==> flow/design.v <==
`timescale 1ns / 1ps
module fifo #(
    parameter DATA_WIDTH = 16,
    parameter DEPTH = 64, 
    parameter ALMOST_FULL_THRESH = 56,
    parameter ALMOST_EMPTY_THRESH = 8
)(
    input                   clk,
    input                   rst_n,        
    input                   wr_en,
    input  [DATA_WIDTH-1:0] wr_data,
    input                   rd_en,
    output reg [DATA_WIDTH-1:0] rd_data,
    output                  full,
    output                  empty,
    output                  almost_full,
    output                  almost_empty,
    output                  overflow_err,
    output                  underflow_err,
    output [DATA_WIDTH-1:0] fifo_count
);
    function integer clog2;
        input integer value;
        integer i;
        begin
            clog2 = 0;
            for (i = value-1; i > 0; i = i >> 1)
                clog2 = clog2 + 1;
        end
    endfunction
    localparam ADDR_WIDTH = clog2(DEPTH);
    reg [DATA_WIDTH-1:0] mem [0:DEPTH-1];
    reg [ADDR_WIDTH-1:0] write_pointer;    
    reg [ADDR_WIDTH-1:0] read_pointer;     
    reg [clog2(DEPTH+1)-1:0] count;        
    reg overflow_flag, underflow_flag;
    assign full         = (count == DEPTH);
    assign empty        = (count == 0);
    assign almost_full  = (count >= ALMOST_FULL_THRESH);
    assign almost_empty = (count <= ALMOST_EMPTY_THRESH);
    assign overflow_err = overflow_flag;
    assign underflow_err= underflow_flag;
    assign fifo_count   = count;
    always @(posedge clk) begin
        if (wr_en && !full)
            mem[write_pointer] <= wr_data;
    end
    always @(posedge clk or negedge rst_n) begin
        if (!rst_n) begin
            write_pointer <= 0;
        end else if (wr_en) begin
            if (!full) begin
                write_pointer <= write_pointer + 1'b1;
            end
        end
    end
    always @(posedge clk or negedge rst_n) begin
        if (!rst_n) begin
            read_pointer <= 0;
            rd_data <= 0;
        end else if (rd_en) begin
            if (!empty) begin
                rd_data <= mem[read_pointer];
                read_pointer <= read_pointer + 1'b1;
            end
        end
    end
    always @(posedge clk or negedge rst_n) begin
        if (!rst_n) begin
            count <= 0;
        end else begin
            case ({wr_en && !full, rd_en && !empty})
                2'b10: count <= count + 1'b1; 
                2'b01: count <= count - 1'b1;
                default: count <= count;      
            endcase
        end
    end
    always @(posedge clk or negedge rst_n) begin
        if (!rst_n) begin
            overflow_flag  <= 1'b0;
            underflow_flag <= 1'b0;
        end else begin
            if (wr_en && full)
                overflow_flag <= 1'b1;
            else if (overflow_flag && rd_en && !empty)
                overflow_flag <= 1'b0;
            if (rd_en && empty)
                underflow_flag <= 1'b1;
            else if (underflow_flag && wr_en && !full)
                underflow_flag <= 1'b0;
        end
    end
endmodule
==> flow/run.sh <==
#!/bin/bash
# the make line also repeats each setting of config.mk as NAME=value (left out here)
make -C /OpenROAD-flow-scripts/flow DESIGN_CONFIG=/design/flow/config.mk WORK_HOME=/design/flow/orfs CLKGATE_MAP_FILE= finish
==> flow/config.mk <==
export PLATFORM = sky130hd
export DESIGN_NAME = fifo
export DESIGN_NICKNAME = fifo
export VERILOG_FILES = /design/flow/design.v
export SDC_FILE = /design/flow/constraint.sdc
export NUM_CORES = 4
export LEC_CHECK = 0
export ABC_AREA = 1
export CAP_MARGIN = 20
export CELL_PAD_IN_SITES_DETAIL_PLACEMENT = 2
export CORE_ASPECT_RATIO = 1.03
export CORE_MARGIN = 3
export CORE_UTILIZATION = 40
export GPL_TIMING_DRIVEN = 1
export HOLD_SLACK_MARGIN = 0.18
export MIN_ROUTING_LAYER = met1
export SETUP_SLACK_MARGIN = -0.31
export SLEW_MARGIN = 20
export TNS_END_PERCENT = 75
==> flow/constraint.sdc <==
create_clock -name core_clock -period 4.42 [get_ports {clk}]
set_input_delay 0.8840 -clock core_clock [delete_from_list [all_inputs] [get_ports {clk}]]
set_output_delay 0.8840 -clock core_clock [all_outputs]
set_load 0.01 [all_outputs]
==> results.py, run 1 <==
# Generated from Yosys and OpenROAD reports
metrics = {
    "clock_network": {
        "path_clk_slew_ns": 0.07,
        "cts.sinks": 1061,
        "postCtsSetupRepairBufs": 0,
        "cts-htree-levels": 3,
        "clock_path_buffers": 3,
        "numCtsBuffers": 110,
        "cts_resized": 0,
        "clk_latency_ns": 0.74,
        "cts_tree": "yes",
        "ctsHoldBuffers": 0,
        "cts-root-buf": "clkbuf_16",
    },
    "synth": {
        "syn_area_sq_um": 44870,
        "yosysTopAreaCell": "edfxtp_1",
        "synth-seq-cells": 1061,
        "xor_area_share_pct": 0.3904,
        "yosysSeqAreaShare_pct": 70.59,
        "synthAoiAreaFrac_pct": 1.910,
        "ys_cells": 4137,
        "synthMuxAreaShare_pct": 0,
        "yosys_area_sq_um": 44870,
        "ys_warn_count": 1,
        "top_logic_kind": "simple AND/OR/NAND/NOR gates",
        "synthCells": 4137,
        "most_common_cell": "nand2_1",
        "yosys.area.top_type_share_pct": 68.52,
        "syn_area_per_cell_sq_um": 10.85,
        "adder_share_pct": 0.1394,
        "ys_sh_simple_pct": 20.70,
        "synthTopCellsByArea": "edfxtp_1 (69%), nand2_1 (12%), nand3_1 (6.4%)",
        "edf_count": 1024,
        "ys.flop_type": "edfxtp_1",
        "synth_cell_types": 31,
        "synthArstFlopShare_pct": 3.487,
        "common_cells": "nand2_1 (1,427), edfxtp_1 (1,024), nand3_1 (571)",
    },
    "floorplanning": {
        "die_height_microns": 345.9,
        "io_pins": 58,
        "die_area_sq_um": 116200,
        "fp_util_pct": 40.40,
        "die_w_microns": 336.0,
        "core_area_sq_um": 111100,
        "rows": 124,
    },
    "pwr": {
        "power.total_mw": 34.48,
        "p_sw_mw": 14.78,
        "vdd_drop_max_v": 0.0005154,
        "seq_cell_power_mw": 12.0,
        "power_per_cell_area_nw_per_um2": 681.4,
        "intPower_mw": 19.70,
        "p_leak_nw": 19.96,
        "powerClk_mw": 9.54,
        "power.group.top": "combinational cells",
        "seqPwrFrac_pct": 34.9,
        "pwr-share-comb_pct": 37.4,
        "power.share.clock_pct": 27.7,
        "p_comb_mw": 12.9,
        "switching_share_pct": 42.86,
    },
    "timing": {
        "whs_ns": 0.1778,
        "fin_setup_tns_ns": 0,
        "grt_setup_unrepaired": "false",
        "fin_worst_skew_ns": 0.05741,
        "finalClockPeriodUsage_pct": 78.09,
        "hold_viol": 0,
        "period_needed_ns": 3.452,
        "slew-limit-headroom_pct": 17.13,
        "worstMarginPinSlew_ns": 1.243,
        "slew_violations": 0,
        "fmax_mhz": 289.7,
        "setup_viol": 0,
    },
    "setup_path": {
        "ff2ff_path_depth": 12,
        "crit_path_frequent_cell": "nand2_1",
        "slowest_delay_ns": 0.62,
        "crit_path_end": "rd_data[13]$_DFFE_PN0P_",
        "worstPathMaxFanout": 58,
        "crit_type": "register to register",
        "cp.depth": 12,
        "cp-start-kind": "register",
        "crit_arrival_ns": 4.08,
        "rr_endpoint": "rd_data[13]$_DFFE_PN0P_",
        "crit_slowest_cell": "buf_4",
        "r2r_setup_slack_ns": 0.97,
        "crit_chain": "buf_4 > buf_4 > nand2_1 > nand2_1 > nand2_1 > nand3_1 > nand3_1 > nand2_1 > nand3_1 > nand2_1 > nand2_1 > nand2_1",
        "cp-startpoint": "read_pointer[0]$_DFFE_PN0P_",
        "cpLargestDelayFamily": "simple AND/OR/NAND/NOR gates",
        "r2r_start": "read_pointer[0]$_DFFE_PN0P_",
        "cp.required_ns": 5.05,
        "cp-end-kind": "register",
        "critical_path_buf_inv_count": 2,
    },
    "route": {
        "drt_iter0_drc": 4085,
        "drt_wl_total_microns": 194400,
        "dr.pass1.iters": 6,
        "vias": 34450,
        "wl_per_cell_microns": 33.76,
        "routed_via_density": 5.981,
        "drcViolationCount": 0,
        "postRouteAntennaNets": 0,
    },
    "global_routing": {
        "grt-ovfl-total": 0,
        "grt_pass1_vias": 38490,
        "busiest_layer": "met2",
        "globalRouteMet1Util_pct": 37.45,
        "grtUsageMet3_pct": 5.994,
        "grt_antenna_before_repair": 7,
        "grt_pass1_wl_microns": 278000,
        "groute.usage.overall_pct": 33.08,
        "grt_start_max_net_pins": 175,
        "met2_usage_pct": 57.10,
    },
    "cells_and_area": {
        "fin_nets": 4242,
        "comb_area_sq_um": 10430,
        "syn_to_final_growth_pct": 12.76,
        "fill_cells": 11220,
        "seq_area_sq_um": 31680,
        "final_core_util_pct": 45.55,
    },
    "place": {
        "place.gp.congestion": 0.8567,
        "dp.final_hpwl_microns": 111500,
        "port_buffers": 48,
    },
    "job": {
        "maxCapViolCount": 0,
        "warning_count": 47,
    },
    "status": {
        "status": "complete, no violations",
    },
    "hold_path": {
        "min_path_type": "input port to asynchronous set/reset pin",
    },
}
-- per-layer routing --
metal | share of wire (%) | up-vias | wire length, microns
li1 | - | 13910 | -
met1 | 35 | 17750 | 67770
met2 | 50 | 2015 | 97370
met3 | 7.6 | 768 | 14730
met4 | 7.5 | 6 | 14530
met5 | 0.023 | - | 45
-- per-stage QoR --
step / instances / instance area [sq um] / worst slack (ns)
global placement: 5554 / 47070 / 1.099
global route: 5758 / 50590 / 0.9224
CTS: 5758 / 50580 / 1.020
floorplan: 4145 / 44900 / 1.704
detailed placement: 5554 / 47070 / 1.077
finish: 5760 / 50600 / 0.9685
-- final cells by class --
class	instances	share of cell area, %
diodes	2	0.009891
multi-input cells	2443	20.62
clock inverters	65	0.9891
flip-flops and latches	1061	62.62
inverters	412	3.106
clock buffers	139	5.942
repair buffers	189	3.131
well taps	1449	3.583
==> run 2: changes to the inputs <==
Settings changed: ABC_AREA 1 to not set, CAP_MARGIN 20 to 15, CELL_PAD_IN_SITES_DETAIL_PLACEMENT 2 to not set, CORE_ASPECT_RATIO 1.03 to not set, CORE_MARGIN 3 to 2, CORE_UTILIZATION 40 to 70, CTS_CLUSTER_SIZE set to 92, GPL_TIMING_DRIVEN 1 to not set, HOLD_SLACK_MARGIN 0.18 to not set, MIN_ROUTING_LAYER met1 to not set, PLACE_DENSITY set to 0.6, SETUP_SLACK_MARGIN -0.31 to -0.2, TNS_END_PERCENT 75 to not set.
Clock period 4.42 ns to 1.93 ns, I/O delays scaled along.
==> run 2 against run 1 <==
  * Hold slack improved by 0.062 ns
  * Sequential power up 130%
  * Synthesized cell count down 52%
  * Sequential share of layout area down 0.66 points
  * Sequential cell count is the same
  * Maximum frequency grew 17%
  * Setup slack worse by 2.0 ns
  * Clock skew down 0.019 ns
  * Critical path type unchanged
  * The layout now fails its checks (setup timing)
==> results.py, run 2 <==
# Generated from Yosys and OpenROAD reports
metrics = {
    "status": {
        "status": "finished with violations",
        "check.faults": "setup timing",
    },
    "synth": {
        "most_common_cell": "edfxtp_1",
        "ys.flop_type": "edfxtp_1",
        "ys_warn_count": 1,
        "yosysTopAreaCell": "edfxtp_1",
        "synth_cell_types": 58,
        "ys_sh_simple_pct": 2.292,
        "xor_area_share_pct": 0.3841,
        "synthCells": 1993,
        "syn_area_per_cell_sq_um": 20.60,
        "synthArstFlopShare_pct": 3.487,
        "synthAoiAreaFrac_pct": 4.197,
        "synth-seq-cells": 1061,
        "yosys_area_sq_um": 41050,
        "edf_count": 1024,
        "yosysSeqAreaShare_pct": 77.17,
        "synthTopCellsByArea": "edfxtp_1 (75%), mux4_2 (9.7%), mux2i_1 (3.1%)",
        "yosys.area.top_type_share_pct": 74.91,
        "top_logic_kind": "multiplexers",
        "syn_area_sq_um": 41050,
        "ys_cells": 1993,
        "synthMuxAreaShare_pct": 14.12,
        "adder_share_pct": 0.1524,
        "common_cells": "edfxtp_1 (1,024), mux4_2 (176), mux2i_1 (128)",
    },
    "timing": {
        "fin_worst_skew_ns": 0.03839,
        "grt_setup_unrepaired": "true",
        "worstMarginPinSlew_ns": 1.016,
        "setup_slack_ns": -1.024,
        "period_needed_ns": 2.954,
        "hold_viol": 0,
        "whs_ns": 0.2399,
        "finalClockPeriodUsage_pct": 153.1,
        "slew-limit-headroom_pct": 32.18,
        "slew_violations": 0,
        "fmax_mhz": 338.5,
        "fin_setup_tns_ns": -686.78,
        "setup_viol": 1083,
    },
    "setup_path": {
        "crit_path_end": "count[6]$_DFFE_PN0P_",
        "cp.required_ns": 2.49,
        "critical_path_buf_inv_count": 1,
        "ff2ff_path_depth": 11,
        "cp.depth": 11,
        "cp-startpoint": "count[3]$_DFFE_PN0P_",
        "crit_arrival_ns": 3.51,
        "cp-end-kind": "register",
        "cp-start-kind": "register",
        "crit_type": "register to register",
        "r2r_setup_slack_ns": -1.02,
        "cpLargestDelayFamily": "simple AND/OR/NAND/NOR gates",
        "rr_endpoint": "count[6]$_DFFE_PN0P_",
        "r2r_start": "count[3]$_DFFE_PN0P_",
        "worstPathMaxFanout": 4,
        "crit_slowest_cell": "or4_4",
        "slowest_delay_ns": 0.56,
        "crit_chain": "or4_4 > o41a_1 > inv_8 > ha_4 > xor2_1 > ha_2 > and3b_1 > o21ai_2 > nand4_1 > a21oi_2 > xnor2_1",
    },
    "cells_and_area": {
        "comb_area_sq_um": 9647,
        "syn_to_final_growth_pct": 24.58,
        "fill_cells": 2009,
        "fin_nets": 2417,
        "seq_area_sq_um": 31690,
        "fin_cells": 3246,
    },
    "floorplanning": {
        "die_w_microns": 246.2,
        "fp_util_pct": 71.01,
        "die_height_microns": 246.2,
        "core_area_sq_um": 57810,
        "rows": 88,
        "io_pins": 58,
        "die_area_sq_um": 60590,
    },
    "global_routing": {
        "grt_start_max_net_pins": 65,
        "grt-ovfl-total": 0,
        "grt_pass1_wl_microns": 175900,
        "grt_pass1_vias": 24050,
        "grt_antenna_before_repair": 3,
        "groute.usage.overall_pct": 42.20,
    },
    "route": {
        "wl_per_cell_microns": 38.35,
        "vias": 23790,
        "drt_wl_total_microns": 124500,
        "routed_via_density": 7.329,
        "drt_iter0_drc": 3715,
        "drcViolationCount": 0,
        "dr.pass1.iters": 5,
        "postRouteAntennaNets": 0,
    },
    "place": {
        "dp.final_hpwl_microns": 63370,
        "place.gp.congestion": 0.9241,
        "dpl.cell_count": 2993,
        "port_buffers": 48,
    },
    "pwr": {
        "powerClk_mw": 21.2,
        "vdd_drop_max_v": 0.001607,
        "power.share.clock_pct": 27.9,
        "switching_share_pct": 31.91,
        "pwr-share-comb_pct": 36.4,
        "intPower_mw": 51.87,
        "p_comb_mw": 27.8,
        "p_leak_nw": 17.13,
        "seq_cell_power_mw": 27.2,
        "power_per_cell_area_nw_per_um2": 1490,
        "p_sw_mw": 24.31,
        "power.group.top": "combinational cells",
        "seqPwrFrac_pct": 35.7,
        "power.total_mw": 76.18,
    },
    "clock_network": {
        "cts-root-buf": "clkbuf_16",
        "cts_tree": "yes",
        "path_clk_slew_ns": 0.06,
        "clk_latency_ns": 0.68,
        "clock_path_buffers": 3,
        "cts.sinks": 1061,
        "cts-htree-levels": 3,
        "numCtsBuffers": 100,
    },
    "job": {
        "maxCapViolCount": 0,
        "warning_count": 36,
    },
    "hold_path": {
        "min_path_type": "input port to asynchronous set/reset pin",
    },
}
==> run 2: area by class of cell <==
| type | count | area share [%] |
|---|---|---|
| Antenna cell | 2 | 0.009787 |
| Clock buffer | 127 | 5.317 |
| Clock inverter | 62 | 1.537 |
| Inverter | 6 | 0.05872 |
| Multi-Input combinational cell | 801 | 18.86 |
| Sequential cell | 1061 | 61.96 |
| Tap cell | 765 | 1.872 |
| Timing Repair Buffer | 422 | 10.38 |
==> run 2: stage by stage <==
stage / util, % / worst slack (ns) / instance area (sq um)
global route: 88.46 / -1.129 / 51130
floorplan: - / -1.211 / 41500
CTS: 88.15 / -0.8263 / 50960
detailed placement: 79.56 / -0.8863 / 45990
finish: 88.47 / -1.024 / 51140
global placement: 79.56 / -0.8673 / 45990
==> run 2: timing repair <==
item | CTS | global route
setup endpoints to repair | 1054 | 1061
buffers inserted | 67 | 11
hold buffers | 1 | 0
endpoints found under the hold margin | 13 | 0
pin swaps | 59 | 15
gates cloned | 12 | 1
resized | 176 | 31
==> run 2: metal layers <==
layer / GRT usage [%] / part of all wire (%) / wire [microns] / up-vias
met5: 0 / 0.022 / 27 / -
met4: 22.21 / 6.9 / 8539 / 4
met3: 8.366 / 12 / 14870 / 483
met2: 68.59 / 49 / 61170 / 2186
met1: 54.96 / 32 / 39880 / 12020
li1: - / - / - / 9100
==> run 3: changes to the inputs <==
Settings changed: ABC_AREA set to 1, CAP_MARGIN 15 to 20, CELL_PAD_IN_SITES_DETAIL_PLACEMENT set to 0, CELL_PAD_IN_SITES_GLOBAL_PLACEMENT set to 0, CORE_ASPECT_RATIO set to 0.5, CORE_UTILIZATION 70 to 72, CTS_CLUSTER_SIZE 92 to 76, PLACE_DENSITY 0.6 to 0.65, SETUP_SLACK_MARGIN -0.2 to 0.31.
Clock period 1.93 ns to 1.76 ns, I/O delays scaled along.
==> run 3 against run 2 <==
  * Design area is 7.6% higher
  * Routed wire length is 18% higher
  * Still fails the layout checks on setup timing
  * Core utilization is 1.2 points higher
  * Synthesized cell count is 110% higher
  * Clock-buffer cell count is 23 lower
  * Critical path depth is 3 higher
  * Via count is 47% higher
  * Die area is 6.4% higher
  * Sequential share of layout area is 4.4 points lower
  * Critical path type unchanged
  * Sequential power is 9.2% higher
  * Area after synthesis is 9.3% higher
  * Hold slack worse by 0.070 ns
==> results.py, run 3 <==
# Generated from Yosys and OpenROAD reports
metrics = {
    "synth": {
        "synthCells": 4137,
        "edf_count": 1024,
        "ys_sh_simple_pct": 20.70,
        "xor_area_share_pct": 0.3904,
        "yosysTopAreaCell": "edfxtp_1",
        "syn_area_sq_um": 44870,
        "synth_cell_types": 31,
        "syn_area_per_cell_sq_um": 10.85,
        "yosysSeqAreaShare_pct": 70.59,
        "synthMuxAreaShare_pct": 0,
        "top_logic_kind": "simple AND/OR/NAND/NOR gates",
        "common_cells": "nand2_1 (1,427), edfxtp_1 (1,024), nand3_1 (571)",
        "ys.flop_type": "edfxtp_1",
        "most_common_cell": "nand2_1",
        "synthArstFlopShare_pct": 3.487,
        "yosys_area_sq_um": 44870,
        "ys_cells": 4137,
        "adder_share_pct": 0.1394,
        "ys_warn_count": 1,
        "synthAoiAreaFrac_pct": 1.910,
        "synthTopCellsByArea": "edfxtp_1 (69%), nand2_1 (12%), nand3_1 (6.4%)",
        "yosys.area.top_type_share_pct": 68.52,
        "synth-seq-cells": 1061,
    },
    "setup_path": {
        "crit_arrival_ns": 2.94,
        "cp-start-kind": "register",
        "cp.required_ns": 2.33,
        "crit_chain": "inv_16 > buf_12 > buf_4 > clkbuf_16 > nand2_1 > nand2_1 > nand2_1 > nand3_1 > nand3_1 > nand2_2 > nand3_1 > nand2_1 > nand2_1 > nand2_1",
        "crit_path_frequent_cell": "nand2_1",
        "slowest_delay_ns": 0.60,
        "r2r_start": "read_pointer[0]$_DFFE_PN0P_",
        "r2r_setup_slack_ns": -0.60,
        "rr_endpoint": "rd_data[10]$_DFFE_PN0P_",
        "cp.depth": 14,
        "cpLargestDelayFamily": "simple AND/OR/NAND/NOR gates",
        "crit_path_end": "rd_data[10]$_DFFE_PN0P_",
        "ff2ff_path_depth": 14,
        "crit_slowest_cell": "dfrtp_4",
        "crit_type": "register to register",
        "worstPathMaxFanout": 10,
        "critical_path_buf_inv_count": 4,
        "cp-end-kind": "register",
        "cp-startpoint": "read_pointer[0]$_DFFE_PN0P_",
    },
    "timing": {
        "fin_setup_tns_ns": -346.11,
        "slew-limit-headroom_pct": 42.48,
        "slew_violations": 0,
        "finalClockPeriodUsage_pct": 134.2,
        "fin_worst_skew_ns": 0.02380,
        "period_needed_ns": 2.361,
        "hold_viol": 0,
        "fmax_mhz": 423.5,
        "setup_slack_ns": -0.6011,
        "worstMarginPinSlew_ns": 0.8607,
        "grt_setup_unrepaired": "true",
        "whs_ns": 0.1699,
        "setup_viol": 1081,
    },
    "clock_network": {
        "numCtsBuffers": 87,
        "cts-root-buf": "clkbuf_16",
        "clock_path_buffers": 3,
        "cts_tree": "yes",
        "clk_latency_ns": 0.66,
        "cts-htree-levels": 3,
        "cts.sinks": 1061,
        "path_clk_slew_ns": 0.07,
    },
    "global_routing": {
        "grt_antenna_before_repair": 3,
        "groute.usage.overall_pct": 40.25,
        "grt-ovfl-total": 0,
        "grt_pass1_wl_microns": 190000,
        "grt_start_max_net_pins": 65,
        "grt_pass1_vias": 31830,
    },
    "floorplanning": {
        "fp_util_pct": 73.16,
        "die_w_microns": 357.1,
        "die_height_microns": 180.5,
        "rows": 64,
        "die_area_sq_um": 64460,
        "core_area_sq_um": 61340,
        "io_pins": 58,
    },
    "place": {
        "place.gp.congestion": 0.9418,
        "dp.final_hpwl_microns": 77090,
        "port_buffers": 48,
    },
    "pwr": {
        "powerClk_mw": 19.2,
        "p_comb_mw": 42.7,
        "power.total_mw": 91.59,
        "p_leak_nw": 21.97,
        "vdd_drop_max_v": 0.001614,
        "seq_cell_power_mw": 29.7,
        "pwr-share-comb_pct": 46.6,
        "power.share.clock_pct": 21.0,
        "power.group.top": "combinational cells",
        "p_sw_mw": 37.72,
        "intPower_mw": 53.87,
        "switching_share_pct": 41.18,
        "seqPwrFrac_pct": 32.4,
        "power_per_cell_area_nw_per_um2": 1665,
    },
    "route": {
        "drcViolationCount": 0,
        "routed_via_density": 6.555,
        "drt_wl_total_microns": 146800,
        "vias": 34990,
        "wl_per_cell_microns": 27.50,
        "postRouteAntennaNets": 0,
        "dr.pass1.iters": 9,
        "drt_iter0_drc": 6968,
    },
    "status": {
        "status": "finished with violations",
        "check.faults": "setup timing",
    },
    "cells_and_area": {
        "fin_nets": 4470,
        "syn_to_final_growth_pct": 22.59,
        "final_core_util_pct": 89.69,
    },
    "hold_path": {
        "min_path_type": "input port to register",
        "hold_end": "mem[37][0]$_DFFE_PP_",
        "hold_depth": 2,
        "holdCritStartpoint": "wr_data[0]",
    },
    "job": {
        "maxCapViolCount": 0,
        "warning_count": 33,
    },
}
## run 3: repair_timing
item                        CTS  global route
gates cloned                  6            47
resized                     165           409
setup endpoints to repair  1090          1090
hold buffers                  1             0
pin swaps                    20           109
hold endpoints to repair     37             0
setup buffers                19            20
## run 3: layout make-up
cell class,instances,area (sq um)
Sequential cell,1061,31690
Inverter,412,1578
Clock buffer,104,2262
Clock inverter,48,409.1
Multi-Input combinational cell,2443,12040
Timing Repair Buffer,439,5981
Timing Repair inverter,1,8.758
Antenna cell,4,10.01
Tap cell,825,1032
Fill cell,2435,6326
## run 3: through the flow
stage          area [sq um]  instances  setup slack [ns]
2_1_floorplan         45010       4145           -0.6486
3_3_place_gp          48730       5088           -0.5800
3_5_place_dp          48730       5088           -0.6611
4_1_cts               52290       5266           -0.4268
5_1_grt               55000       5333           -0.6264
6_report              55010       5337           -0.6011
## run 3: metal layers
| layer | wire (microns) | share of wire, % | track usage [%] | up-vias |
|---|---|---|---|---|
| met4 | 7935 | 5.4 | 13.41 | 6 |
| met5 | 187 | 0.13 | 0 | - |
| met1 | 47170 | 32 | 57.64 | 16270 |
| li1 | - | - | - | 14380 |
| met2 | 64330 | 44 | 59.16 | 3638 |
| met3 | 27160 | 19 | 13.17 | 701 |
==> run 4: changes to the inputs <==
Settings changed: ABC_AREA 1 to not set, CELL_PAD_IN_SITES_DETAIL_PLACEMENT 0 to 2, CELL_PAD_IN_SITES_GLOBAL_PLACEMENT 0 to not set, CORE_ASPECT_RATIO 0.5 to 1.75, CORE_UTILIZATION 72 to 65, CTS_CLUSTER_DIAMETER set to 388, CTS_CLUSTER_SIZE 76 to not set, GPL_TIMING_DRIVEN set to 0, PLACE_DENSITY 0.65 to not set, PLACE_DENSITY_LB_ADDON set to 0.25, SETUP_SLACK_MARGIN 0.31 to 0.36.
Clock period 1.76 ns to 1.85 ns, I/O delays scaled along.
==> run 4 against run 3 <==
  * The flow now stops in 3_5_place_dp
  * Area after synthesis decreased by 8.5%
  * Synthesized cell count decreased by 52%
  * Die area increased by 1.2%
==> results.py, run 4 <==
# Physical implementation metrics
metrics = {
    "status": {
        "status": "aborted with a tool error",
        "lastStage": "3_5_place_dp",
        "firstError": "[ERROR DPL-0033] detailed placement checks failed during check placement.",
    },
    "synth": {
        "yosysSeqAreaShare_pct": 77.17,
        "edf_count": 1024,
        "adder_share_pct": 0.1524,
        "synth_cell_types": 58,
        "synth-seq-cells": 1061,
        "syn_area_per_cell_sq_um": 20.60,
        "yosys.area.top_type_share_pct": 74.91,
        "xor_area_share_pct": 0.3841,
        "ys.flop_type": "edfxtp_1",
        "ys_sh_simple_pct": 2.292,
        "most_common_cell": "edfxtp_1",
        "ys_cells": 1993,
        "syn_area_sq_um": 41050,
        "synthCells": 1993,
        "ys_warn_count": 1,
        "synthTopCellsByArea": "edfxtp_1 (75%), mux4_2 (9.7%), mux2i_1 (3.1%)",
        "yosys_area_sq_um": 41050,
        "top_logic_kind": "multiplexers",
        "synthAoiAreaFrac_pct": 4.197,
        "yosysTopAreaCell": "edfxtp_1",
        "synthArstFlopShare_pct": 3.487,
        "common_cells": "edfxtp_1 (1,024), mux4_2 (176), mux2i_1 (128)",
        "synthMuxAreaShare_pct": 14.12,
    },
    "floorplanning": {
        "die_height_microns": 336.4,
        "rows": 121,
        "die_area_sq_um": 65260,
        "fp_util_pct": 65.81,
        "core_area_sq_um": 62370,
        "die_w_microns": 194.0,
        "io_pins": 58,
    },
    "place": {
        "port_buffers": 48,
        "place.gp.congestion": 0.9610,
    },
}
run 4: stage by stage:
stage / std cells / area, sq um / power (mW)
global placement: 2848 / 42990 / 48.56
floorplan: 2001 / 41500 / 41.31
==> run 5: changes to the inputs <==
Settings changed: CAP_MARGIN 20 to 15, CELL_PAD_IN_SITES_DETAIL_PLACEMENT 2 to not set, CORE_ASPECT_RATIO 1.75 to not set, CORE_UTILIZATION 65 to 70, CTS_CLUSTER_DIAMETER 388 to not set, CTS_CLUSTER_SIZE set to 14, GPL_TIMING_DRIVEN 0 to not set, PLACE_DENSITY set to 0.6, PLACE_DENSITY_LB_ADDON 0.25 to not set, SETUP_SLACK_MARGIN 0.36 to 0.3.
Clock period 1.85 ns to 2.27 ns, I/O delays scaled along.
==> run 5 against run 4 <==
  * The layout now fails its checks (setup timing)
  * Area after synthesis is the same
  * Synthesized cell count unchanged
  * Die area is 7.1% lower
==> results.py, run 5 <==
# Generated from Yosys and OpenROAD reports
metrics = {
    "status": {
        "status": "finished with violations",
        "check.faults": "setup timing",
    },
    "global_routing": {
        "grt-ovfl-total": 0,
        "grt_antenna_before_repair": 0,
        "groute.usage.overall_pct": 36.39,
        "grt_pass1_vias": 22410,
        "grt_pass1_wl_microns": 154700,
        "grt_start_max_net_pins": 65,
    },
    "synth": {
        "most_common_cell": "edfxtp_1",
        "adder_share_pct": 0.1524,
        "yosysSeqAreaShare_pct": 77.17,
        "ys_cells": 1993,
        "ys_warn_count": 1,
        "edf_count": 1024,
        "xor_area_share_pct": 0.3841,
        "synth-seq-cells": 1061,
        "synth_cell_types": 58,
        "yosysTopAreaCell": "edfxtp_1",
        "synthAoiAreaFrac_pct": 4.197,
        "synthCells": 1993,
        "ys.flop_type": "edfxtp_1",
        "syn_area_per_cell_sq_um": 20.60,
        "syn_area_sq_um": 41050,
        "synthArstFlopShare_pct": 3.487,
        "yosys_area_sq_um": 41050,
        "common_cells": "edfxtp_1 (1,024), mux4_2 (176), mux2i_1 (128)",
        "yosys.area.top_type_share_pct": 74.91,
        "synthMuxAreaShare_pct": 14.12,
        "top_logic_kind": "multiplexers",
        "synthTopCellsByArea": "edfxtp_1 (75%), mux4_2 (9.7%), mux2i_1 (3.1%)",
        "ys_sh_simple_pct": 2.292,
    },
    "clock_network": {
        "cts_tree": "yes",
        "clk_latency_ns": 0.67,
        "cts.sinks": 1061,
        "numCtsBuffers": 101,
        "cts-root-buf": "clkbuf_16",
        "clock_path_buffers": 3,
        "path_clk_slew_ns": 0.07,
        "cts-htree-levels": 3,
    },
    "route": {
        "postRouteAntennaNets": 0,
        "diodes": 0,
        "wl_per_cell_microns": 33.97,
        "dr.pass1.iters": 5,
        "vias": 22420,
        "drt_wl_total_microns": 108000,
        "drcViolationCount": 0,
        "drt_iter0_drc": 3060,
        "routed_via_density": 7.056,
    },
    "pwr": {
        "p_sw_mw": 18.89,
        "power_per_cell_area_nw_per_um2": 1216,
        "power.share.clock_pct": 27.8,
        "pwr-share-comb_pct": 33.6,
        "powerClk_mw": 16.7,
        "switching_share_pct": 31.40,
        "vdd_drop_max_v": 0.001447,
        "power.group.top": "sequential cells",
        "p_leak_nw": 16.42,
        "seqPwrFrac_pct": 38.6,
        "seq_cell_power_mw": 23.2,
        "p_comb_mw": 20.2,
        "intPower_mw": 41.28,
    },
    "timing": {
        "period_needed_ns": 2.767,
        "fin_worst_skew_ns": 0.01916,
        "grt_setup_unrepaired": "true",
        "hold_viol": 0,
        "finalClockPeriodUsage_pct": 121.9,
        "setup_slack_ns": -0.4968,
        "fmax_mhz": 361.4,
        "slew_violations": 0,
        "setup_viol": 1052,
        "whs_ns": 0.1043,
        "slew-limit-headroom_pct": 43.39,
        "worstMarginPinSlew_ns": 0.8483,
    },
    "setup_path": {
        "rr_endpoint": "count[6]$_DFFE_PN0P_",
        "critical_path_buf_inv_count": 1,
        "crit_arrival_ns": 3.35,
        "crit_path_end": "count[6]$_DFFE_PN0P_",
        "r2r_start": "count[2]$_DFFE_PN0P_",
        "crit_slowest_cell": "or4_4",
        "cp-start-kind": "register",
        "cpLargestDelayFamily": "AND-OR/OR-AND gates",
        "cp.required_ns": 2.86,
        "cp-end-kind": "register",
        "worstPathMaxFanout": 4,
        "crit_chain": "or4_4 > o41a_1 > inv_8 > ha_4 > xor2_1 > ha_2 > a21oi_1 > o31ai_1 > a22oi_1 > a21oi_2 > xnor2_1",
        "crit_type": "register to register",
        "cp-startpoint": "count[2]$_DFFE_PN0P_",
        "slowest_delay_ns": 0.55,
        "cp.depth": 11,
        "r2r_setup_slack_ns": -0.50,
        "ff2ff_path_depth": 11,
    },
    "hold_path": {
        "hold_end": "mem[52][15]$_DFFE_PP_",
        "min_path_type": "input port to register",
        "hold_depth": 1,
        "holdCritStartpoint": "wr_data[15]",
    },
    "cells_and_area": {
        "syn_to_final_growth_pct": 20.55,
        "fill_cells": 2309,
        "fin_cells": 3178,
        "fin_nets": 2356,
    },
    "floorplanning": {
        "die_height_microns": 246.2,
        "core_area_sq_um": 57810,
        "rows": 88,
        "die_area_sq_um": 60590,
        "die_w_microns": 246.2,
        "io_pins": 58,
        "fp_util_pct": 71.01,
    },
    "place": {
        "dpl.cell_count": 2965,
        "dp.final_hpwl_microns": 60980,
        "port_buffers": 48,
        "place.gp.congestion": 0.8853,
    },
    "job": {
        "maxCapViolCount": 0,
        "warning_count": 33,
    },
}
## run 5: what timing repair did
action | CTS | global route
setup endpoints to repair | 1078 | 1079
cloned | 0 | 4
pin swaps | 2 | 9
setup buffers | 5 | 18
gates resized | 25 | 34
hold endpoints to repair | 18 | 0
hold buffers | 1 | 0
## run 5: through the flow
| step | TNS (ns) | worst slack, ns | utilization, % | cell area (sq um) | total power, mW |
|---|---|---|---|---|---|
| floorplan | -170.85 | -0.8715 | - | 41500 | 33.67 |
| global placement | -282.27 | -0.5379 | 79.06 | 45700 | 41.73 |
| detailed placement | -306.92 | -0.5069 | 79.07 | 45710 | 42.13 |
| CTS | -208.87 | -0.4897 | 84.86 | 49050 | 58.95 |
| global route | -285.48 | -0.6246 | 85.61 | 49490 | 61.57 |
| finish | -218.70 | -0.4968 | 85.61 | 49490 | 60.17 |
## run 5: area by class of cell
| cell class | instances | area, sq um | share of cell area [%] |
|---|---|---|---|
| flip-flops and latches | 1061 | 31690 | 64.03 |
| clock inverters | 58 | 594.3 | 1.201 |
| multi-input cells | 799 | 9276 | 18.75 |
| inverters | 6 | 30.03 | 0.06068 |
| repair buffers | 362 | 4285 | 8.660 |
| clock buffers | 127 | 2656 | 5.368 |
| well taps | 765 | 957.2 | 1.934 |
## run 5: per-layer routing
layer | wire length [microns] | vias to the layer above | GRT usage, %
li1 | - | 8966 | -
met1 | 38580 | 11540 | 51.56
met2 | 52490 | 1625 | 57.63
met3 | 11760 | 291 | 6.514
met4 | 5139 | 0 | 14.58
met5 | 0 | - | 0
==> run 6: changes to the inputs <==
Settings changed: ABC_AREA set to 1, CAP_MARGIN 15 to 20, CORE_UTILIZATION 70 to 72, CTS_CLUSTER_SIZE 14 to 93, GPL_ROUTABILITY_DRIVEN set to 0, PLACE_DENSITY 0.6 to not set, PLACE_DENSITY_LB_ADDON set to 0.06, SETUP_SLACK_MARGIN 0.3 to 0.51.
Clock period 2.27 ns to 1.73 ns, I/O delays scaled along.
==> run 6 against run 5 <==
  * The layout still fails its checks (setup timing)
  * Design area grew 14%
  * Global-route usage rose by 6.8 points
  * Hold slack got worse by 0.0080 ns
  * Sequential share of layout area is 8.1 points lower
  * Clock skew rose by 0.022 ns
  * Die area rose by 6.2%
  * Critical path depth grew 4
  * Combinational power grew 130%
  * Clock power rose by about 30%
  * Sequential cell count stayed put
  * Cell count grew 72%
  * Largest cell class unchanged
  * Largest power group is now combinational cells
==> results.py, run 6 <==
# Generated from Yosys and OpenROAD reports
metrics = {
    "status": {
        "status": "finished with violations",
        "check.faults": "setup timing",
    },
    "global_routing": {
        "globalRouteMet1Util_pct": 53.52,
        "groute.usage.overall_pct": 43.16,
        "grt_pass1_wl_microns": 199700,
        "grt_pass1_vias": 33330,
        "grtUsageMet3_pct": 12.30,
        "met2_usage_pct": 66.94,
        "busiest_layer": "met2",
        "grt_start_max_net_pins": 65,
        "grt-ovfl-total": 0,
        "grt_antenna_before_repair": 8,
    },
    "floorplanning": {
        "rows": 91,
        "core_area_sq_um": 61710,
        "die_area_sq_um": 64340,
        "fp_util_pct": 72.72,
        "die_height_microns": 253.7,
        "io_pins": 58,
        "die_w_microns": 253.7,
    },
    "synth": {
        "ys.flop_type": "edfxtp_1",
        "common_cells": "nand2_1 (1,427), edfxtp_1 (1,024), nand3_1 (571)",
        "synth-seq-cells": 1061,
        "synthCells": 4137,
        "ys_warn_count": 1,
        "most_common_cell": "nand2_1",
        "syn_area_per_cell_sq_um": 10.85,
        "yosysSeqAreaShare_pct": 70.59,
        "synth_cell_types": 31,
        "syn_area_sq_um": 44870,
        "yosys.area.top_type_share_pct": 68.52,
        "edf_count": 1024,
        "yosysTopAreaCell": "edfxtp_1",
        "xor_area_share_pct": 0.3904,
        "top_logic_kind": "simple AND/OR/NAND/NOR gates",
        "yosys_area_sq_um": 44870,
        "synthMuxAreaShare_pct": 0,
        "synthTopCellsByArea": "edfxtp_1 (69%), nand2_1 (12%), nand3_1 (6.4%)",
        "ys_sh_simple_pct": 20.70,
        "synthAoiAreaFrac_pct": 1.910,
        "ys_cells": 4137,
        "adder_share_pct": 0.1394,
        "synthArstFlopShare_pct": 3.487,
    },
    "pwr": {
        "p_comb_mw": 46.6,
        "power.share.clock_pct": 22.0,
        "vdd_drop_max_v": 0.001238,
        "seqPwrFrac_pct": 30.9,
        "powerClk_mw": 21.7,
        "intPower_mw": 57.07,
        "switching_share_pct": 42.22,
        "power.group.top": "combinational cells",
        "power_per_cell_area_nw_per_um2": 1745,
        "p_sw_mw": 41.71,
        "seq_cell_power_mw": 30.5,
        "power.total_mw": 98.79,
        "pwr-share-comb_pct": 47.2,
        "p_leak_nw": 22.74,
    },
    "clock_network": {
        "cts.sinks": 1061,
        "clk_latency_ns": 0.70,
        "cts-htree-levels": 3,
        "cts-root-buf": "clkbuf_16",
        "cts_tree": "yes",
        "numCtsBuffers": 99,
        "path_clk_slew_ns": 0.07,
        "clock_path_buffers": 3,
    },
    "cells_and_area": {
        "syn_to_final_growth_pct": 26.19,
        "fill_cells": 1950,
        "stdcell_area_sq_um": 56630,
        "seq_area_sq_um": 31690,
        "fin_cells": 5456,
        "comb_area_sq_um": 12100,
        "fin_nets": 4562,
        "final_core_util_pct": 91.76,
    },
    "job": {
        "warning_count": 30,
        "maxCapViolCount": 0,
    },
    "setup_path": {
        "crit_type": "register to register",
        "cp.depth": 15,
        "cp.required_ns": 2.36,
        "cpLargestDelayFamily": "simple AND/OR/NAND/NOR gates",
        "r2r_setup_slack_ns": -0.93,
        "cp-start-kind": "register",
        "crit_arrival_ns": 3.29,
        "ff2ff_path_depth": 15,
        "slowest_delay_ns": 0.50,
        "crit_path_frequent_cell": "nand2_1",
        "crit_slowest_cell": "dfrtp_4",
        "r2r_start": "read_pointer[0]$_DFFE_PN0P_",
        "worstPathMaxFanout": 8,
        "crit_path_end": "rd_data[6]$_DFFE_PN0P_",
        "cp-startpoint": "read_pointer[0]$_DFFE_PN0P_",
        "critical_path_buf_inv_count": 5,
        "rr_endpoint": "rd_data[6]$_DFFE_PN0P_",
        "crit_chain": "buf_6 > buf_16 > buf_16 > buf_12 > buf_6 > nor2_4 > nor2_1 > o21ai_0 > nand3_1 > nand3_2 > nand2_2 > nand3_2 > nand2_1 > nand2_1 > nand2_1",
        "cp-end-kind": "register",
    },
    "timing": {
        "fmax_mhz": 375.9,
        "grt_setup_unrepaired": "true",
        "whs_ns": 0.09629,
        "fin_setup_tns_ns": -505.69,
        "setup_slack_ns": -0.9301,
        "slew_violations": 0,
        "period_needed_ns": 2.660,
        "finalClockPeriodUsage_pct": 153.8,
        "setup_viol": 1085,
        "slew-limit-headroom_pct": 44.75,
        "worstMarginPinSlew_ns": 0.8268,
        "fin_worst_skew_ns": 0.04096,
        "hold_viol": 0,
    },
    "hold_path": {
        "min_path_type": "input port to register",
        "hold_depth": 1,
        "hold_end": "mem[10][12]$_DFFE_PP_",
        "holdCritStartpoint": "wr_data[12]",
    },
    "route": {
        "dr.pass1.iters": 14,
        "routed_via_density": 6.892,
        "vias": 37600,
        "drt_wl_total_microns": 167900,
        "postRouteAntennaNets": 0,
        "drt_iter0_drc": 7720,
        "drcViolationCount": 0,
        "wl_per_cell_microns": 30.78,
    },
    "place": {
        "dp.final_hpwl_microns": 73810,
        "post-place-ws_ns": -0.6932,
        "port_buffers": 48,
        "dpl_cell_area_sq_um": 49160,
        "dpl.cell_count": 5139,
    },
}
run 6: what timing repair did:
item / CTS / global route
buffers inserted: 36 / 26
endpoints found under the hold margin: 37 / 0
cloned: 28 / 43
endpoints found under the setup margin: 1090 / 1090
hold buffers: 1 / 0
gates resized: 253 / 371
pin swaps: 22 / 120
run 6: layout make-up:
| class | instances | share of cell area [%] |
|---|---|---|
| timing repair inverter | 2 | 0.05524 |
| inverter | 412 | 2.804 |
| antenna | 3 | 0.01326 |
| clock inverter | 34 | 0.4530 |
| multi-input combinational | 2443 | 21.37 |
| sequential | 1061 | 55.96 |
| tap | 837 | 1.849 |
| clock buffer | 146 | 4.978 |
| timing repair buffer | 518 | 12.51 |
run 6: routing by layer:
metal / vias up / wire (microns)
met5: - / 294
met4: 14 / 17580
met3: 1424 / 29890
met2: 4346 / 72270
met1: 17230 / 47890
li1: 14590 / -
==> run 7: changes to the inputs <==
Settings changed: CELL_PAD_IN_SITES_DETAIL_PLACEMENT set to 0, CELL_PAD_IN_SITES_GLOBAL_PLACEMENT set to 0, CORE_ASPECT_RATIO set to 1.06, CORE_UTILIZATION 72 to 70, CTS_CLUSTER_SIZE 93 to 31, GPL_ROUTABILITY_DRIVEN 0 to not set, PLACE_DENSITY_LB_ADDON 0.06 to not set, SETUP_SLACK_MARGIN 0.51 to 0.58.
Clock period 1.73 ns to 2.28 ns, I/O delays scaled along.
==> run 7 against run 6 <==
  * Still fails the layout checks on setup timing
  * Area after synthesis unchanged
  * Setup slack improved by 0.84 ns
  * Sequential cell count is the same
==> results.py, run 7 <==
# Generated from Yosys and OpenROAD reports
metrics = {
    "status": {
        "status": "finished with violations",
        "check.faults": "setup timing",
    },
    "pwr": {
        "switching_share_pct": 39.79,
        "power_per_cell_area_nw_per_um2": 1290,
        "p_leak_nw": 21.88,
        "seq_cell_power_mw": 23.0,
        "power.group.top": "combinational cells",
        "pwr-share-comb_pct": 43.8,
        "seqPwrFrac_pct": 32.6,
        "p_sw_mw": 28.02,
        "powerClk_mw": 16.6,
        "vdd_drop_max_v": 0.0008966,
        "p_comb_mw": 30.8,
        "power.share.clock_pct": 23.6,
        "intPower_mw": 42.40,
        "power.total_mw": 70.42,
    },
    "synth": {
        "top_logic_kind": "simple AND/OR/NAND/NOR gates",
        "ys_warn_count": 1,
        "yosys_area_sq_um": 44870,
        "synthAoiAreaFrac_pct": 1.910,
        "synthMuxAreaShare_pct": 0,
        "adder_share_pct": 0.1394,
        "ys.flop_type": "edfxtp_1",
        "yosysSeqAreaShare_pct": 70.59,
        "ys_sh_simple_pct": 20.70,
        "edf_count": 1024,
        "synthTopCellsByArea": "edfxtp_1 (69%), nand2_1 (12%), nand3_1 (6.4%)",
        "synthCells": 4137,
        "common_cells": "nand2_1 (1,427), edfxtp_1 (1,024), nand3_1 (571)",
        "ys_cells": 4137,
        "synth_cell_types": 31,
        "synth-seq-cells": 1061,
        "yosysTopAreaCell": "edfxtp_1",
        "xor_area_share_pct": 0.3904,
        "most_common_cell": "nand2_1",
        "synthArstFlopShare_pct": 3.487,
        "yosys.area.top_type_share_pct": 68.52,
        "syn_area_per_cell_sq_um": 10.85,
        "syn_area_sq_um": 44870,
    },
    "cells_and_area": {
        "seq_area_sq_um": 31690,
        "fill_cells": 2914,
        "fin_nets": 4433,
        "comb_area_sq_um": 11700,
        "syn_to_final_growth_pct": 21.66,
        "final_core_util_pct": 86.17,
    },
    "timing": {
        "slew-limit-headroom_pct": 44.61,
        "slew_violations": 0,
        "hold_viol": 0,
        "period_needed_ns": 2.374,
        "setup_viol": 5,
        "finalClockPeriodUsage_pct": 104.1,
        "setup_slack_ns": -0.09350,
        "fin_worst_skew_ns": 0.03084,
        "fmax_mhz": 421.3,
        "grt_setup_unrepaired": "true",
        "worstMarginPinSlew_ns": 0.8308,
    },
    "clock_network": {
        "cts-htree-levels": 3,
        "path_clk_slew_ns": 0.06,
        "cts-root-buf": "clkbuf_16",
        "numCtsBuffers": 99,
        "cts_tree": "yes",
        "clock_path_buffers": 3,
        "clk_latency_ns": 0.68,
        "cts.sinks": 1061,
    },
    "global_routing": {
        "grt_pass1_wl_microns": 202300,
        "groute.usage.overall_pct": 42.00,
        "grt-ovfl-total": 0,
        "globalRouteMet1Util_pct": 55.93,
        "grt_pass1_vias": 33050,
        "met2_usage_pct": 65.72,
        "grt_antenna_before_repair": 2,
        "grtUsageMet3_pct": 9.132,
        "grt_start_max_net_pins": 66,
        "busiest_layer": "met2",
    },
    "floorplanning": {
        "rows": 95,
        "fp_util_pct": 70.83,
        "die_height_microns": 264.7,
        "io_pins": 58,
        "die_w_microns": 249.9,
        "die_area_sq_um": 66150,
        "core_area_sq_um": 63350,
    },
    "job": {
        "maxCapViolCount": 0,
        "warning_count": 33,
    },
    "setup_path": {
        "rr_endpoint": "rd_data[5]$_DFFE_PN0P_",
        "cp-end-kind": "register",
        "cp.depth": 12,
        "crit_chain": "buf_12 > buf_16 > buf_16 > buf_8 > o211ai_1 > nand3_1 > nand3_2 > nand2_4 > nand3_2 > nand2_2 > nand2_2 > nand2_1",
        "crit_slowest_cell": "dfrtp_4",
        "cpLargestDelayFamily": "simple AND/OR/NAND/NOR gates",
        "ff2ff_path_depth": 12,
        "cp-startpoint": "read_pointer[0]$_DFFE_PN0P_",
        "crit_path_end": "rd_data[5]$_DFFE_PN0P_",
        "cp.required_ns": 2.84,
        "crit_arrival_ns": 2.93,
        "worstPathMaxFanout": 6,
        "cp-start-kind": "register",
        "r2r_start": "read_pointer[0]$_DFFE_PN0P_",
        "critical_path_buf_inv_count": 4,
        "r2r_setup_slack_ns": -0.09,
        "crit_type": "register to register",
        "slowest_delay_ns": 0.53,
    },
    "hold_path": {
        "min_path_type": "input port to register",
        "hold_end": "mem[2][3]$_DFFE_PP_",
        "hold_depth": 1,
        "holdCritStartpoint": "wr_data[3]",
    },
    "place": {
        "dp.final_hpwl_microns": 75560,
        "post-place-ws_ns": -0.2314,
        "port_buffers": 48,
        "place.gp.congestion": 1.001,
    },
    "route": {
        "routed_via_density": 6.351,
        "dr.pass1.iters": 6,
        "vias": 33770,
        "drt_wl_total_microns": 140400,
        "drt_iter0_drc": 5432,
        "postRouteAntennaNets": 0,
        "wl_per_cell_microns": 26.40,
        "drcViolationCount": 0,
    },
}
run 7: routing by layer:
| metal | share of wire (%) | up-vias |
|---|---|---|
| met4 | 5.8 | 0 |
| li1 | - | 14340 |
| met3 | 14 | 563 |
| met2 | 47 | 2888 |
| met5 | 0 | - |
| met1 | 33 | 15980 |
run 7: what timing repair did:
action                     in CTS  in global routing
buffers inserted               28                 20
hold buffers                    1                  0
cloned                         33                 15
hold endpoints to repair       28                  0
pin swaps                      71                 64
setup endpoints to repair    1082               1084
gates resized                 286                165
run 7: cell type report:
type	count	share of cell area, %
Tap cell	824	1.889
Timing Repair Buffer	390	9.773
Antenna cell	3	0.01375
Clock buffer	120	4.758
Clock inverter	64	1.132
Timing Repair inverter	1	0.02979
Multi-Input combinational cell	2443	21.44
Inverter	412	2.918
Sequential cell	1061	58.05
run 7: stage by stage:
| step | hold WS (ns) | setup TNS [ns] | cell area [sq um] | instances |
|---|---|---|---|---|
| detailed placement | 0.4653 | -143.21 | 48220 | 5034 |
| global placement | 0.4654 | -95.09 | 48220 | 5034 |
| floorplan | 0.1604 | -81.91 | 45000 | 4145 |
| finish | 0.2965 | -0.1455 | 54590 | 5318 |
| CTS | 0.2637 | 0 | 53630 | 5280 |
| global route | 0.2865 | -0.4164 | 54590 | 5317 |
==> run 8: changes to the inputs <==
Settings changed: ABC_AREA 1 to not set, CELL_PAD_IN_SITES_DETAIL_PLACEMENT 0 to not set, CELL_PAD_IN_SITES_GLOBAL_PLACEMENT 0 to not set, CORE_ASPECT_RATIO 1.06 to not set, CORE_UTILIZATION 70 to 40, CTS_CLUSTER_DIAMETER set to 102, CTS_CLUSTER_SIZE 31 to not set, PLACE_DENSITY set to 0.6, SETUP_SLACK_MARGIN 0.58 to not set, SLEW_MARGIN 20 to 40, TNS_END_PERCENT set to 60.
Clock period 2.28 ns to 3.3 ns, I/O delays scaled along.
==> run 8 against run 7 <==
  * Now clean on timing, DRC and antenna
  * Cell count shrank 31%
  * Non-clock buffer count shrank 144
  * Area after synthesis shrank 8.5%
  * Design area shrank 12%
  * Hold slack lost 0.053 ns
  * Routed wire length shrank 27%
  * Clock skew grew 0.0089 ns
  * Highest routed layer is now met5
==> results.py, run 8 <==
# Generated from Yosys and OpenROAD reports
metrics = {
    "setup_path": {
        "cp.required_ns": 2.64,
        "cp.depth": 3,
        "r2r_setup_slack_ns": 0.31,
        "worstPathMaxFanout": 7,
        "r2r_start": "read_pointer[0]$_DFFE_PN0P_",
        "crit_arrival_ns": 2.50,
        "crit_slowest_cell": "or4_4",
        "cpLargestDelayFamily": "simple AND/OR/NAND/NOR gates",
        "crit_type": "register to primary output",
        "crit_path_end": "empty",
        "crit_chain": "or4_4 > nor2_1 > dlygate4sd2_1",
        "critical_path_buf_inv_count": 1,
        "rr_endpoint": "rd_data[4]$_DFFE_PN0P_",
        "cp-startpoint": "count[3]$_DFFE_PN0P_",
        "cp-end-kind": "primary output",
        "cp-start-kind": "register",
        "slowest_delay_ns": 0.61,
        "ff2ff_path_depth": 7,
    },
    "global_routing": {
        "globalRouteMet1Util_pct": 27.65,
        "grt-ovfl-total": 0,
        "met2_usage_pct": 30.81,
        "grt_pass1_wl_microns": 149700,
        "busiest_layer": "met2",
        "grt_pass1_vias": 21140,
        "grtUsageMet3_pct": 3.566,
        "grt_start_max_net_pins": 65,
        "groute.usage.overall_pct": 19.51,
        "grt_antenna_before_repair": 2,
    },
    "timing": {
        "fin_worst_skew_ns": 0.03975,
        "hold_viol": 0,
        "worstMarginPinSlew_ns": 0.8937,
        "fmax_mhz": 316.8,
        "grt_setup_unrepaired": "false",
        "fin_setup_tns_ns": 0,
        "finalClockPeriodUsage_pct": 95.66,
        "period_needed_ns": 3.157,
        "setup_viol": 0,
        "slew_violations": 0,
        "setup_slack_ns": 0.1434,
        "slew-limit-headroom_pct": 40.25,
    },
    "place": {
        "place.gp.congestion": 0.8689,
        "port_buffers": 48,
        "dp.final_hpwl_microns": 65070,
        "dpl_cell_area_sq_um": 44640,
        "dpl.cell_count": 3479,
        "post-place-ws_ns": 0.2382,
    },
    "synth": {
        "syn_area_sq_um": 41050,
        "ys_warn_count": 1,
        "synth-seq-cells": 1061,
        "adder_share_pct": 0.1524,
        "syn_area_per_cell_sq_um": 20.60,
        "synthAoiAreaFrac_pct": 4.197,
        "ys.flop_type": "edfxtp_1",
        "yosysSeqAreaShare_pct": 77.17,
        "synthCells": 1993,
        "yosys.area.top_type_share_pct": 74.91,
        "synthTopCellsByArea": "edfxtp_1 (75%), mux4_2 (9.7%), mux2i_1 (3.1%)",
        "most_common_cell": "edfxtp_1",
        "top_logic_kind": "multiplexers",
        "common_cells": "edfxtp_1 (1,024), mux4_2 (176), mux2i_1 (128)",
        "synthMuxAreaShare_pct": 14.12,
        "synth_cell_types": 58,
        "yosysTopAreaCell": "edfxtp_1",
        "ys_sh_simple_pct": 2.292,
        "yosys_area_sq_um": 41050,
        "synthArstFlopShare_pct": 3.487,
        "xor_area_share_pct": 0.3841,
        "edf_count": 1024,
        "ys_cells": 1993,
    },
    "floorplanning": {
        "fp_util_pct": 40.35,
        "io_pins": 58,
        "die_height_microns": 324.3,
        "die_w_microns": 324.3,
        "die_area_sq_um": 105200,
        "rows": 117,
        "core_area_sq_um": 101700,
    },
    "hold_path": {
        "holdCritStartpoint": "wr_data[7]",
        "min_path_type": "input port to register",
        "hold_depth": 1,
        "hold_end": "mem[63][7]$_DFFE_PP_",
    },
    "clock_network": {
        "clock_path_buffers": 3,
        "numCtsBuffers": 105,
        "cts_tree": "yes",
        "clk_latency_ns": 0.69,
        "cts-htree-levels": 3,
        "path_clk_slew_ns": 0.06,
        "cts-root-buf": "clkbuf_16",
        "postCtsSetupRepairBufs": 0,
        "cts.sinks": 1061,
    },
    "route": {
        "postRouteAntennaNets": 0,
        "drt_iter0_drc": 2488,
        "dr.pass1.iters": 5,
        "vias": 20690,
        "drt_wl_total_microns": 103000,
        "drcViolationCount": 0,
        "wl_per_cell_microns": 28.03,
        "routed_via_density": 5.631,
    },
    "cells_and_area": {
        "fin_cells": 3674,
        "syn_to_final_growth_pct": 17.47,
        "comb_area_sq_um": 8746,
        "fin_nets": 2244,
        "final_core_util_pct": 47.40,
        "fill_cells": 8294,
        "stdcell_area_sq_um": 48220,
        "seq_area_sq_um": 31690,
    },
    "status": {
        "status": "complete, no violations",
    },
    "pwr": {
        "switching_share_pct": 30.48,
        "p_leak_nw": 15.71,
        "powerClk_mw": 12.2,
        "power_per_cell_area_nw_per_um2": 825.5,
        "pwr-share-comb_pct": 29.0,
        "p_comb_mw": 11.5,
        "power.share.clock_pct": 30.6,
        "vdd_drop_max_v": 0.0004122,
        "seq_cell_power_mw": 16.1,
        "seqPwrFrac_pct": 40.4,
        "power.group.top": "sequential cells",
        "p_sw_mw": 12.13,
        "intPower_mw": 27.68,
    },
    "job": {
        "maxCapViolCount": 0,
        "warning_count": 28,
    },
}
-- run 8: final cells by class --
type                            count  share of cell area, %
Antenna cell                        2                0.01038
Multi-Input combinational cell    799                  18.14
Tap cell                         1368                  3.550
Clock inverter                     59                  1.373
Clock buffer                      133                  5.994
Sequential cell                  1061                  65.71
Inverter                            6                0.05189
Timing Repair Buffer              246                  5.176
-- run 8: what timing repair did --
item                                    in CTS  in global routing
endpoints found under the setup margin       1                  1
gates resized                                1                  1
endpoints found under the hold margin       37                  0
hold buffers                                 1                  0
-- run 8: metrics by stage --
stage	total power, mW	hold slack, ns
2_1_floorplan	22.94	0.3644
3_3_place_gp	27.76	0.4970
3_5_place_dp	27.95	0.4941
4_1_cts	40.08	0.2073
5_1_grt	41.18	0.2252
6_report	39.81	0.2438
-- run 8: per-layer routing --
| metal | wire length [microns] | up-vias | part of all wire [%] |
|---|---|---|---|
| li1 | - | 8754 | - |
| met1 | 43890 | 10990 | 43 |
| met2 | 48520 | 785 | 47 |
| met3 | 7641 | 154 | 7.4 |
| met4 | 2877 | 4 | 2.8 |
| met5 | 27 | - | 0.026 |
==> run 9: changes to the inputs <==
Settings changed: ABC_AREA set to 1, CELL_PAD_IN_SITES_DETAIL_PLACEMENT set to 0, CELL_PAD_IN_SITES_GLOBAL_PLACEMENT set to 0, CORE_UTILIZATION 40 to 72, CTS_CLUSTER_DIAMETER 102 to not set, CTS_CLUSTER_SIZE set to 37, PLACE_DENSITY 0.6 to 0.65, SETUP_SLACK_MARGIN set to -0.17, SLEW_MARGIN 40 to 20, TNS_END_PERCENT 60 to not set.
Clock period 3.3 ns to 1.91 ns, I/O delays scaled along.
==> run 9 against run 8 <==
  * Via count up 63%
  * Non-clock buffer count rose by 171
  * Total power up 110%
  * Clock power is about 60% higher
  * Largest cell class unchanged
  * Clock-buffer cell count stayed put
  * Area after synthesis grew 9.3%
  * Clock skew down 0.017 ns
  * Sequential share of layout area is 6.9 points lower
  * The layout now fails its checks (setup timing)
  * Critical endpoint is now rd_data[14]$_DFFE_PN0P_
  * Combinational power rose to 3.1 times the previous value
  * Critical path depth grew 11
==> results.py, run 9 <==
# Generated from Yosys and OpenROAD reports
metrics = {
    "floorplanning": {
        "fp_util_pct": 72.72,
        "io_pins": 58,
        "rows": 91,
        "core_area_sq_um": 61710,
        "die_w_microns": 253.7,
        "die_height_microns": 253.7,
        "die_area_sq_um": 64340,
    },
    "pwr": {
        "p_leak_nw": 21.71,
        "vdd_drop_max_v": 0.001106,
        "intPower_mw": 49.91,
        "powerClk_mw": 19.5,
        "power.share.clock_pct": 23.6,
        "pwr-share-comb_pct": 43.3,
        "power_per_cell_area_nw_per_um2": 1529,
        "power.group.top": "combinational cells",
        "p_sw_mw": 32.57,
        "p_comb_mw": 35.7,
        "seqPwrFrac_pct": 33.1,
        "switching_share_pct": 39.49,
        "seq_cell_power_mw": 27.3,
    },
    "synth": {
        "yosysSeqAreaShare_pct": 70.59,
        "edf_count": 1024,
        "yosys.area.top_type_share_pct": 68.52,
        "synthTopCellsByArea": "edfxtp_1 (69%), nand2_1 (12%), nand3_1 (6.4%)",
        "most_common_cell": "nand2_1",
        "synthAoiAreaFrac_pct": 1.910,
        "synthArstFlopShare_pct": 3.487,
        "ys_warn_count": 1,
        "ys_sh_simple_pct": 20.70,
        "yosysTopAreaCell": "edfxtp_1",
        "synthMuxAreaShare_pct": 0,
        "syn_area_per_cell_sq_um": 10.85,
        "ys_cells": 4137,
        "common_cells": "nand2_1 (1,427), edfxtp_1 (1,024), nand3_1 (571)",
        "synth-seq-cells": 1061,
        "synth_cell_types": 31,
        "synthCells": 4137,
        "yosys_area_sq_um": 44870,
        "xor_area_share_pct": 0.3904,
        "adder_share_pct": 0.1394,
        "syn_area_sq_um": 44870,
        "top_logic_kind": "simple AND/OR/NAND/NOR gates",
        "ys.flop_type": "edfxtp_1",
    },
    "route": {
        "dr.pass1.iters": 8,
        "drcViolationCount": 0,
        "drt_wl_total_microns": 134400,
        "routed_via_density": 6.305,
        "vias": 33800,
        "wl_per_cell_microns": 25.07,
        "postRouteAntennaNets": 0,
        "diodes": 0,
        "drt_iter0_drc": 5356,
    },
    "cells_and_area": {
        "fin_cells": 5361,
        "syn_to_final_growth_pct": 20.18,
        "fin_nets": 4464,
        "fill_cells": 2786,
    },
    "hold_path": {
        "hold_end": "mem[61][7]$_DFFE_PP_",
        "hold_depth": 1,
        "holdCritStartpoint": "wr_data[7]",
        "min_path_type": "input port to register",
    },
    "setup_path": {
        "slowest_delay_ns": 0.51,
        "r2r_start": "read_pointer[0]$_DFFE_PN0P_",
        "crit_path_frequent_cell": "nand2_1",
        "cp-end-kind": "register",
        "crit_arrival_ns": 2.88,
        "crit_chain": "buf_6 > buf_12 > buf_8 > buf_12 > nor2_1 > nor2_1 > nand2_1 > nand3_1 > nand3_2 > nand2_2 > nand3_2 > nand2_1 > nand2_2 > nand2_1",
        "r2r_setup_slack_ns": -0.43,
        "rr_endpoint": "rd_data[14]$_DFFE_PN0P_",
        "ff2ff_path_depth": 14,
        "cp.required_ns": 2.46,
        "crit_type": "register to register",
        "crit_path_end": "rd_data[14]$_DFFE_PN0P_",
        "worstPathMaxFanout": 16,
        "cp-start-kind": "register",
        "cp-startpoint": "read_pointer[0]$_DFFE_PN0P_",
        "critical_path_buf_inv_count": 4,
        "cp.depth": 14,
        "crit_slowest_cell": "dfrtp_4",
        "cpLargestDelayFamily": "simple AND/OR/NAND/NOR gates",
    },
    "place": {
        "dpl.cell_count": 5143,
        "dp.final_hpwl_microns": 75300,
        "port_buffers": 48,
        "place.gp.congestion": 0.9452,
    },
    "timing": {
        "fin_worst_skew_ns": 0.02269,
        "slew-limit-headroom_pct": 58.20,
        "worstMarginPinSlew_ns": 0.6264,
        "period_needed_ns": 2.337,
        "finalClockPeriodUsage_pct": 122.4,
        "fin_setup_tns_ns": -104.01,
        "slew_violations": 0,
        "grt_setup_unrepaired": "true",
        "setup_slack_ns": -0.4272,
        "hold_viol": 0,
        "setup_viol": 993,
        "fmax_mhz": 427.9,
    },
    "clock_network": {
        "clk_latency_ns": 0.68,
        "numCtsBuffers": 102,
        "cts.sinks": 1061,
        "cts-htree-levels": 3,
        "path_clk_slew_ns": 0.06,
        "cts-root-buf": "clkbuf_16",
        "cts_tree": "yes",
        "clock_path_buffers": 3,
    },
    "status": {
        "check.faults": "setup timing",
        "status": "finished with violations",
    },
    "global_routing": {
        "grt_pass1_vias": 32540,
        "grt_start_max_net_pins": 65,
        "grt_antenna_before_repair": 3,
        "grt_pass1_wl_microns": 191700,
        "grt-ovfl-total": 0,
        "groute.usage.overall_pct": 40.67,
    },
    "job": {
        "warning_count": 33,
        "maxCapViolCount": 0,
    },
}
-- run 9: layout make-up --
type / instances / area, sq um / area share (%)
clock inverters: 56 / 431.7 / 0.8004
flip-flops and latches: 1061 / 31690 / 58.76
clock buffers: 133 / 2733 / 5.067
multi-input cells: 2443 / 11430 / 21.19
inverters: 412 / 1593 / 2.953
repair buffers: 417 / 4971 / 9.218
repair inverters: 2 / 36.28 / 0.06728
well taps: 837 / 1047 / 1.942
-- run 9: metal layers --
metal | share of wire, % | track usage (%) | vias to the layer above
met5 | 0.021 | 0 | -
met4 | 6.0 | 23.60 | 6
met3 | 14 | 8.061 | 550
met2 | 47 | 62.76 | 2894
met1 | 34 | 54.85 | 15970
li1 | - | - | 14390
-- run 9: stage by stage --
step                setup WS, ns  instance area (sq um)  utilization, %  hold slack (ns)  total power, mW
floorplan                -0.4994                  45030               -          0.08641            44.17
global placement         -0.4875                  49110           79.57           0.3242            56.36
detailed placement       -0.5359                  49110           79.57           0.3348            57.22
CTS                      -0.2957                  53130           86.10           0.1185            78.83
global route             -0.4059                  53930           87.39           0.1353            84.76
finish                   -0.4272                  53930           87.39           0.1294            82.47
-- run 9: timing repair --
action,4_1_cts,5_1_grt
gates resized,174,147
pin swaps,16,53
cloned,6,10
setup buffers,8,5
hold endpoints to repair,10,0
hold buffers,1,0
endpoints found under the setup margin,886,128
Power and IR drop assume default switching activity.
